== alpha ==
Design NTT_8point, start of the top module:
module NTT_8point(clock, rst, in_valid, in_ready, x_in, out_valid, y_out);
input clock;
input rst;
input in_valid;
output in_ready;
input [95:0] x_in;
output out_valid;
output [95:0] y_out;
wire [4:0] i, j, N, t, tprev;
wire load, start1, start2, start3, rd_en, wr_en;
wire idx_ack, tw_ack, buf_ack;
wire [4:0] jmod_out, index1, index2;
wire [11:0] u_inp, v_inp, TW_out, x1_out, x2_out;
wire [95:0] mem_flat;
NTT_Controller CON1(clock, rst, in_valid, in_ready, out_valid, load,
                    i, j, N, t, tprev, start1, idx_ack, start2, tw_ack,
                    start3, buf_ack, rd_en, wr_en);
jmod JMOD1(clock, rst, start1, j, t, jmod_out, idx_ack);
index_GEN BUFINDEX1(j, t, i, jmod_out, tprev, index1, index2);
dualPortMemory MEM1(clock, load, x_in, rd_en, wr_en, index1[2:0], index2[2:0],
                    x1_out, x2_out, u_inp, v_inp, mem_flat);
TW_gen TWIDDLE1(clock, rst, start2, j, i, N, tw_ack, TW_out);
BUFunit BUF1(clock, rst, start3, u_inp, v_inp, TW_out, x1_out, x2_out, buf_ack);
assign y_out[12*0 +: 12] = mem_flat[12*0 +: 12];
assign y_out[12*1 +: 12] = mem_flat[12*4 +: 12];
assign y_out[12*2 +: 12] = mem_flat[12*2 +: 12];
  ...
export LEC_CHECK = 0
export CAP_MARGIN = 20
export CELL_PAD_IN_SITES_DETAIL_PLACEMENT = 1
export CELL_PAD_IN_SITES_GLOBAL_PLACEMENT = 3
export CORE_ASPECT_RATIO = 1.51
export CORE_MARGIN = 2
export CORE_UTILIZATION = 40
export CTS_CLUSTER_SIZE = 18
export GPL_TIMING_DRIVEN = 0
export HOLD_SLACK_MARGIN = -0.01
export MAX_ROUTING_LAYER = met4
export MIN_ROUTING_LAYER = met2
export SETUP_SLACK_MARGIN = 2.29
export SLEW_MARGIN = 20
export TNS_END_PERCENT = 50
create_clock -name core_clock -period 12.0 [get_ports {clock}]
run.sh (not shown) runs the stock make flow with config.mk's settings and CLKGATE_MAP_FILE=.
Although it ran to completion, alpha produced a layout that fails the final checks because of setup timing.
Changes in beta relative to alpha:
# alpha
export LEC_CHECK = 0
export CAP_MARGIN = 20
export CELL_PAD_IN_SITES_DETAIL_PLACEMENT = 1
export CELL_PAD_IN_SITES_GLOBAL_PLACEMENT = 3
export CORE_ASPECT_RATIO = 1.51
export CORE_MARGIN = 2
export CORE_UTILIZATION = 40
export CTS_CLUSTER_SIZE = 18
export GPL_TIMING_DRIVEN = 0
export HOLD_SLACK_MARGIN = -0.01
export MAX_ROUTING_LAYER = met4
export MIN_ROUTING_LAYER = met2
export SETUP_SLACK_MARGIN = 2.29
export SLEW_MARGIN = 20
export TNS_END_PERCENT = 50
create_clock -name core_clock -period 12.0 [get_ports {clock}]
# beta
export LEC_CHECK = 0
export ABC_AREA = 1
export CAP_MARGIN = 20
export CORE_MARGIN = 2
export CORE_UTILIZATION = 72
export CTS_CLUSTER_DIAMETER = 362
export CTS_CLUSTER_SIZE = 42
export PLACE_DENSITY_LB_ADDON = 0.27
export SLEW_MARGIN = 20
create_clock -name core_clock -period 5.16 [get_ports {clock}]
### Flow results
- Higher post-placement cell count among beta and alpha: beta
- Looking at synthesized-area fraction occupied by xor and xnor cells across beta and alpha, the one that comes out higher is alpha.
- beta did not run to completion, as it errored out during global routing.
- Summary of beta over alpha: floorplan row count fell by 40%; number of buffers created by CTS fell by 27; horizontal die dimension fell by 8.4%; area share of and/or/nand/nor cells after synthesis rose by 5.9 points.
- Diff alpha..beta | register bit total from synthesis | unchanged
- Delta(die footprint, beta - alpha) < 0
- The core box area in alpha is 1.8 times that in beta.
Input changes introduced in gamma (baseline for comparison: beta):
# beta
export LEC_CHECK = 0
export ABC_AREA = 1
export CAP_MARGIN = 20
export CORE_MARGIN = 2
export CORE_UTILIZATION = 72
export CTS_CLUSTER_DIAMETER = 362
export CTS_CLUSTER_SIZE = 42
export PLACE_DENSITY_LB_ADDON = 0.27
export SLEW_MARGIN = 20
create_clock -name core_clock -period 5.16 [get_ports {clock}]
# gamma
export LEC_CHECK = 0
export CAP_MARGIN = 10
export CORE_MARGIN = 2
export CORE_UTILIZATION = 72
export CTS_CLUSTER_SIZE = 61
export HOLD_SLACK_MARGIN = -0.08
export MAX_ROUTING_LAYER = met4
export SETUP_SLACK_MARGIN = 0.52
export SLEW_MARGIN = 5
create_clock -name core_clock -period 9.63 [get_ports {clock}]
## What came out
Area reported by Yosys stat essentially unchanged between gamma and beta. None of the runs gamma and beta ends with a clean layout. beta is listed as incomplete: the tool reported an error in global routing and the run ended there. Status gamma: flow complete, layout not clean - setup timing. gamma and beta ended up with nearly the same total standard cell area after synthesis. Between gamma and beta, the difference in die size is negligible.

---

lane 1:
The RTL this note starts from:
==> flow/design.v <==
module modQ(clock, rst, start, inp, done, b_mod_out);
parameter n = 25;
input clock;
input rst;
input start;
input [n-1:0] inp;               
output reg done;
output reg [11:0] b_mod_out;
localparam [n-1:0] Q = 25'd3329;
reg busy;
reg [n-1:0] b;
wire [n-1:0] inp_capture = inp[n-1] == 1'b0 ? inp : ~inp + 1'b1;
reg  [4:0] r_shift;
reg  [9:0] temp_val;
always @(*)
begin
    if(inp_capture <= 25'd6912)
        begin r_shift = 5'd12; temp_val = 10'd2; end
    else if(inp_capture < 25'd51067)
        begin r_shift = 5'd13; temp_val = 10'd3; end
    else if(inp_capture < 25'd1025410)
        begin r_shift = 5'd14; temp_val = 10'd5; end
    else if(inp_capture < 25'd7575243)
        begin r_shift = 5'd15; temp_val = 10'd10; end
    else
        begin r_shift = 5'd19; temp_val = 10'd158; end
end
wire [n-1:0] s_val = (inp_capture >> r_shift) * temp_val;
wire [n-1:0] sQ    = s_val * Q;
wire [n-1:0] b_val = inp[n-1] == 1'b1 ? inp + sQ : inp - sQ;
always @(posedge clock)
begin
    if(rst)
        begin
        busy <= 1'b0;
        done <= 1'b0;
        end
    else
        begin
        done <= 1'b0;
        if(start)
            begin
            b <= b_val;
            busy <= 1'b1;
            end
        else if(busy)
            begin
            if(b[n-1])
                b <= b + Q;
            else if(b >= Q)
                b <= b - Q;
            else
                begin
                b_mod_out <= b[11:0];
                busy <= 1'b0;
                done <= 1'b1;
                end
            end
        end
end
endmodule
module jmod(clock, rst, start, j, t, jmod_out, ack);
parameter n = 4;
input clock;
input rst;
input start;
input [n:0] j;
input [n:0] t;
output reg [n:0] jmod_out;
output reg ack;
reg busy;
reg [n:0] w3;    
always @(posedge clock)
begin
    if(rst)
        begin
        busy <= 1'b0;
        ack <= 1'b0;
        end
    else
        begin
        ack <= 1'b0;
        if(start)
            begin
            w3 <= j - t;
            busy <= 1'b1;
            end
        else if(busy)
            begin
            if(w3[n])
                begin
                jmod_out <= w3 + t;
                busy <= 1'b0;
                ack <= 1'b1;
                end
            else
                w3 <= w3 - t;
            end
        end
end
endmodule
module index_GEN(j, t, i, jmod, tprev, index1, index2);
input [4:0] j;
input [4:0] t;
input [4:0] i;
input [4:0] jmod;
input [4:0] tprev;
output [4:0] index1;
output [4:0] index2;
wire [4:0] w1 = t - j;
wire w5 = w1[3] | ~(|w1);
wire w8 = |(i - 5'd2);
wire [4:0] w10 = w8 ? (jmod + tprev) : (j * 2);
assign index1 = w5 ? w10 : j;
assign index2 = index1 + t;
endmodule
module TW_gen(clock, rst, start, j, i, N, tw_ack, TW_out);
input clock;
input rst;
input start;
input [4:0] j;
input [4:0] i;
input [4:0] N;
output tw_ack;
output [11:0] TW_out;
wire [4:0] sel;
wire sel_ack;
wire [4:0] w1 = j << i;
wire [4:0] w2 = N >> i;
jmod REDC(clock, rst, start, w1, w2, sel, sel_ack);
reg g_busy;
reg g_done;
reg [4:0] count;
reg [15:0] G;
always @(posedge clock)
begin
    if(rst)
        begin
        g_busy <= 1'b0;
        g_done <= 1'b0;
        end
    else
        begin
        g_done <= 1'b0;
        if(sel_ack)
            begin
            G <= 16'd1;
            count <= sel;
            g_busy <= 1'b1;
            end
        else if(g_busy)
            begin
            if(count == 5'd0)
                begin
                g_busy <= 1'b0;
                g_done <= 1'b1;
                end
            else
                begin
                G <= (G << 5) + (G << 3);    
                count <= count - 1'b1;
                end
            end
        end
end
modQ MOD1(clock, rst, g_done, {9'b0, G}, tw_ack, TW_out);
endmodule
module BUFunit(clock, rst, start, u_inp, v_inp, tw_inp, x1_out, x2_out, ack);
parameter n = 25;
input clock;
input rst;
input start;
input [11:0] u_inp;
input [11:0] v_inp;
input [11:0] tw_inp;
output [11:0] x1_out;
output [11:0] x2_out;
output ack;
reg [n-1:0] w1, w3;
reg go;
reg busy, have1, have2;
wire d1, d2;
wire [n-1:0] w2 = {13'b0, u_inp} - {13'b0, v_inp};
always @(posedge clock)
begin
    if(start)
        begin
        w1 <= {13'b0, u_inp} + {13'b0, v_inp};
        w3 <= w2 * {13'b0, tw_inp};
        end
end
modQ MOD1(clock, rst, go, w1, d1, x1_out);
modQ MOD2(clock, rst, go, w3, d2, x2_out);
assign ack = busy & (have1 | d1) & (have2 | d2);
always @(posedge clock)
begin
    if(rst)
        begin
        go <= 1'b0;
        busy <= 1'b0;
        have1 <= 1'b0;
        have2 <= 1'b0;
        end
    else
        begin
        go <= start;
        if(go)
            begin
            busy <= 1'b1;
            have1 <= 1'b0;
            have2 <= 1'b0;
            end
        else if(ack)
            busy <= 1'b0;
        else
            begin
            if(d1) have1 <= 1'b1;
            if(d2) have2 <= 1'b1;
            end
        end
end
endmodule
module dualPortMemory(clock, load, load_data, rd_en, wr_en, addr1, addr2,
                      data_in1, data_in2, data_out1, data_out2, mem_flat);
input clock;
input load;
input [95:0] load_data;
input rd_en;
input wr_en;
input [2:0] addr1;
input [2:0] addr2;
input [11:0] data_in1;
input [11:0] data_in2;
output reg [11:0] data_out1;
output reg [11:0] data_out2;
output [95:0] mem_flat;
reg [11:0] NTT_RAM [0:7];
genvar g;
generate
    for(g = 0; g < 8; g = g + 1)
    begin : flat
        assign mem_flat[12*g +: 12] = NTT_RAM[g];
    end
endgenerate
integer k;
always @(posedge clock)
begin
    if(load)
        begin
        for(k = 0; k < 8; k = k + 1)
            NTT_RAM[k] <= load_data[12*k +: 12];
        end
    else if(wr_en)
        begin
        NTT_RAM[addr1] <= data_in1;
        NTT_RAM[addr2] <= data_in2;
        end
    if(rd_en)
        begin
        data_out1 <= NTT_RAM[addr1];
        data_out2 <= NTT_RAM[addr2];
        end
end
endmodule
module NTT_Controller(clock, rst, in_valid, in_ready, out_valid, load,
                      i, j, N, t, tprev, start1, idx_ack, start2, tw_ack,
                      start3, buf_ack, rd_en, wr_en);
parameter n = 5;
input clock;
input rst;
input in_valid;
output in_ready;
output out_valid;
output load;
output reg [n-1:0] i;
output reg [n-1:0] j;
output [n-1:0] N;
output reg [n-1:0] t;
output reg [n-1:0] tprev;
output start1;
input idx_ack;
output start2;
input tw_ack;
output start3;
input buf_ack;
output rd_en;
output wr_en;
localparam S_IDLE  = 4'b0000;
localparam S_STAGE = 4'b1001;
localparam S_BFLY  = 4'b0001;
localparam S_IDX   = 4'b0010;
localparam S_READ  = 4'b0011;
localparam S_TW    = 4'b0100;
localparam S_BUF   = 4'b0101;
localparam S_WRITE = 4'b0110;
localparam S_NEXT  = 4'b1000;
localparam S_DONE  = 4'b1010;
reg [3:0] state;
assign N         = 5'd8;
assign in_ready  = (state == S_IDLE) | (state == S_DONE);
assign out_valid = (state == S_DONE);
assign load      = in_ready & in_valid;
assign start1    = (state == S_BFLY) & (j < 5'd4);
assign rd_en     = (state == S_READ);
assign start2    = (state == S_READ);
assign start3    = (state == S_TW) & tw_ack;
assign wr_en     = (state == S_WRITE);
always @(posedge clock)
begin
    if(rst)
        state <= S_IDLE;
    else
        case(state)
        S_IDLE, S_DONE:
            if(in_valid)
                begin
                i <= 5'd0;
                j <= 5'd0;
                t <= 5'd4;
                tprev <= 5'd0;
                state <= S_STAGE;
                end
            else
                state <= S_IDLE;
        S_STAGE:
            if(i < 5'd3)
                state <= S_BFLY;
            else
                state <= S_DONE;
        S_BFLY:
            if(j < 5'd4)
                state <= S_IDX;
            else
                state <= S_NEXT;
        S_IDX:
            if(idx_ack)
                state <= S_READ;
        S_READ:
            state <= S_TW;
        S_TW:
            if(tw_ack)
                state <= S_BUF;
        S_BUF:
            if(buf_ack)
                state <= S_WRITE;
        S_WRITE:
            begin
            j <= j + 1'b1;
            state <= S_BFLY;
            end
        S_NEXT:
            begin
            tprev <= t;
            t <= t >> 1;
            i <= i + 1'b1;
            j <= 5'd0;
            state <= S_STAGE;
            end
        default:
            state <= S_IDLE;
        endcase
end
endmodule
module NTT_8point(clock, rst, in_valid, in_ready, x_in, out_valid, y_out);
input clock;
input rst;
input in_valid;
output in_ready;
input [95:0] x_in;
output out_valid;
output [95:0] y_out;
wire [4:0] i, j, N, t, tprev;
wire load, start1, start2, start3, rd_en, wr_en;
wire idx_ack, tw_ack, buf_ack;
wire [4:0] jmod_out, index1, index2;
wire [11:0] u_inp, v_inp, TW_out, x1_out, x2_out;
wire [95:0] mem_flat;
NTT_Controller CON1(clock, rst, in_valid, in_ready, out_valid, load,
                    i, j, N, t, tprev, start1, idx_ack, start2, tw_ack,
                    start3, buf_ack, rd_en, wr_en);
jmod JMOD1(clock, rst, start1, j, t, jmod_out, idx_ack);
index_GEN BUFINDEX1(j, t, i, jmod_out, tprev, index1, index2);
dualPortMemory MEM1(clock, load, x_in, rd_en, wr_en, index1[2:0], index2[2:0],
                    x1_out, x2_out, u_inp, v_inp, mem_flat);
TW_gen TWIDDLE1(clock, rst, start2, j, i, N, tw_ack, TW_out);
BUFunit BUF1(clock, rst, start3, u_inp, v_inp, TW_out, x1_out, x2_out, buf_ack);
assign y_out[12*0 +: 12] = mem_flat[12*0 +: 12];
assign y_out[12*1 +: 12] = mem_flat[12*4 +: 12];
assign y_out[12*2 +: 12] = mem_flat[12*2 +: 12];
assign y_out[12*3 +: 12] = mem_flat[12*6 +: 12];
assign y_out[12*4 +: 12] = mem_flat[12*1 +: 12];
assign y_out[12*5 +: 12] = mem_flat[12*5 +: 12];
assign y_out[12*6 +: 12] = mem_flat[12*3 +: 12];
assign y_out[12*7 +: 12] = mem_flat[12*7 +: 12];
endmodule
Settings: LEC_CHECK=0, CAP_MARGIN=20, CORE_MARGIN=2, CORE_UTILIZATION=66, CTS_CLUSTER_SIZE=61, MAX_ROUTING_LAYER=met4, SLEW_MARGIN=20; clock period 9.63 ns.
No crash in lane 1: every stage finished, but the layout fails its final checks due to negative setup slack.
Inputs modified between lane 1 and lane 2:
Settings: a deleted MAX_ROUTING_LAYER that had been met4; a change of CTS_CLUSTER_SIZE from 61 to 42; a change of CORE_UTILIZATION from 66 to 72; a change of the clock period (ns, I/O delays scaled along) from 9.63 to 5.16.
### Flow results
- Relative to lane 1, height of the die has gone down in lane 2.
- Lane 2 gives more number of post-CTS setup repair buffers than lane 1 did.
- Delta (lane 2 minus lane 1): TritonCTS buffer count dropped about 7.5%, placer's final routability congestion estimate climbed 2.0%, placed instance area climbed 2400 um^2, count of instances resized after the clock tree is built climbed about 450%.
- Lane 1 -> lane 2: area enclosed by the die boundary decreased by a little under 10%
- Status(lane 2) = ERROR, stage = 5_1_grt
diff inputs: lane 2 => lane 3
Settings: CTS_CLUSTER_SIZE now 40, was 42; CAP_MARGIN now 15, was 20; the clock period (ns, I/O delays scaled along) now 9.71, was 5.16.
## What came out
Finished, but not clean: lane 3, with negative setup slack.
Measured against each other, lane 3 and lane 2 differ in cell total after placement, the higher figure coming from lane 2.
From lane 2 to lane 3, mean instance size in the synthesized netlist did not move at all.
Top-level port count came out exactly the same in lane 3 and lane 2.
Comparing lane 2 against lane 3, there is no change at all in area after synthesis.
Compared with lane 2, lane 3 shows number of instances resized during post-cts repair that has gone down by more than half.
Reported for lane 3 and lane 2, total die size turned out identical to the last digit.
Between lane 3 and lane 2, it is lane 3 whose final weighted congestion in routability-driven placement is lower, by 2.1%.
Modified inputs, lane 4 compared to lane 3
Settings: an added TNS_END_PERCENT of 10; a change of CAP_MARGIN from 15 to 20; an added CORE_ASPECT_RATIO of 0.5; an added ABC_AREA of 1; an added CTS_CLUSTER_DIAMETER of 396; an added PLACE_DENSITY of 0.39; a change of CTS_CLUSTER_SIZE from 40 to 99; a change of the clock period (ns, I/O delays scaled along) from 9.71 to 7.39.
Results
Lane 4 did not run to completion, as it errored out during 5_1_grt. Lane 3 -> lane 4: count of buffers inserted at the top-level ports delta 0, exact match. Of lane 4 and lane 3, it is lane 4 that has the higher final weighted congestion of routability-driven global placement. Compared with lane 3, in lane 4 H-tree level count decreased 1; number of instances resized during post-cts repair increased 69%; pre-CTS setup slack decreased 1.20 ns; die area essentially unchanged; synthesized cell count increased about 16%. The number of placement rows in lane 4 is 0.71 times that in lane 3.
## Diff of input files: lane 5 against lane 4
Settings: SETUP_SLACK_MARGIN now -0.63, previously not set; PLACE_DENSITY now 0.37, was 0.39; CTS_CLUSTER_DIAMETER now 322, was 396; CTS_CLUSTER_SIZE now 97, was 99; CORE_UTILIZATION now 68, was 72; the clock period (ns, I/O delays scaled along) now 6.49, was 7.39.
### Flow results
Lane 5: aborted in 5_1_grt (tool error)
Pre-CTS setup slack in lane 5 vs lane 4: down 0.91 ns
On number of post-CTS setup repair buffers: lane 5 sits above lane 4.
From lane 4 to lane 5, flop and latch count out of synthesis did not move at all.
NOTE instance area after placement lane 4->lane 5 increased slightly
As far as synthesized cell count goes, lane 4 and lane 5 are indistinguishable; the numbers are identical.
Delta (lane 5 minus lane 4): post-cts resize count lower, total placed cells including tap cells higher.
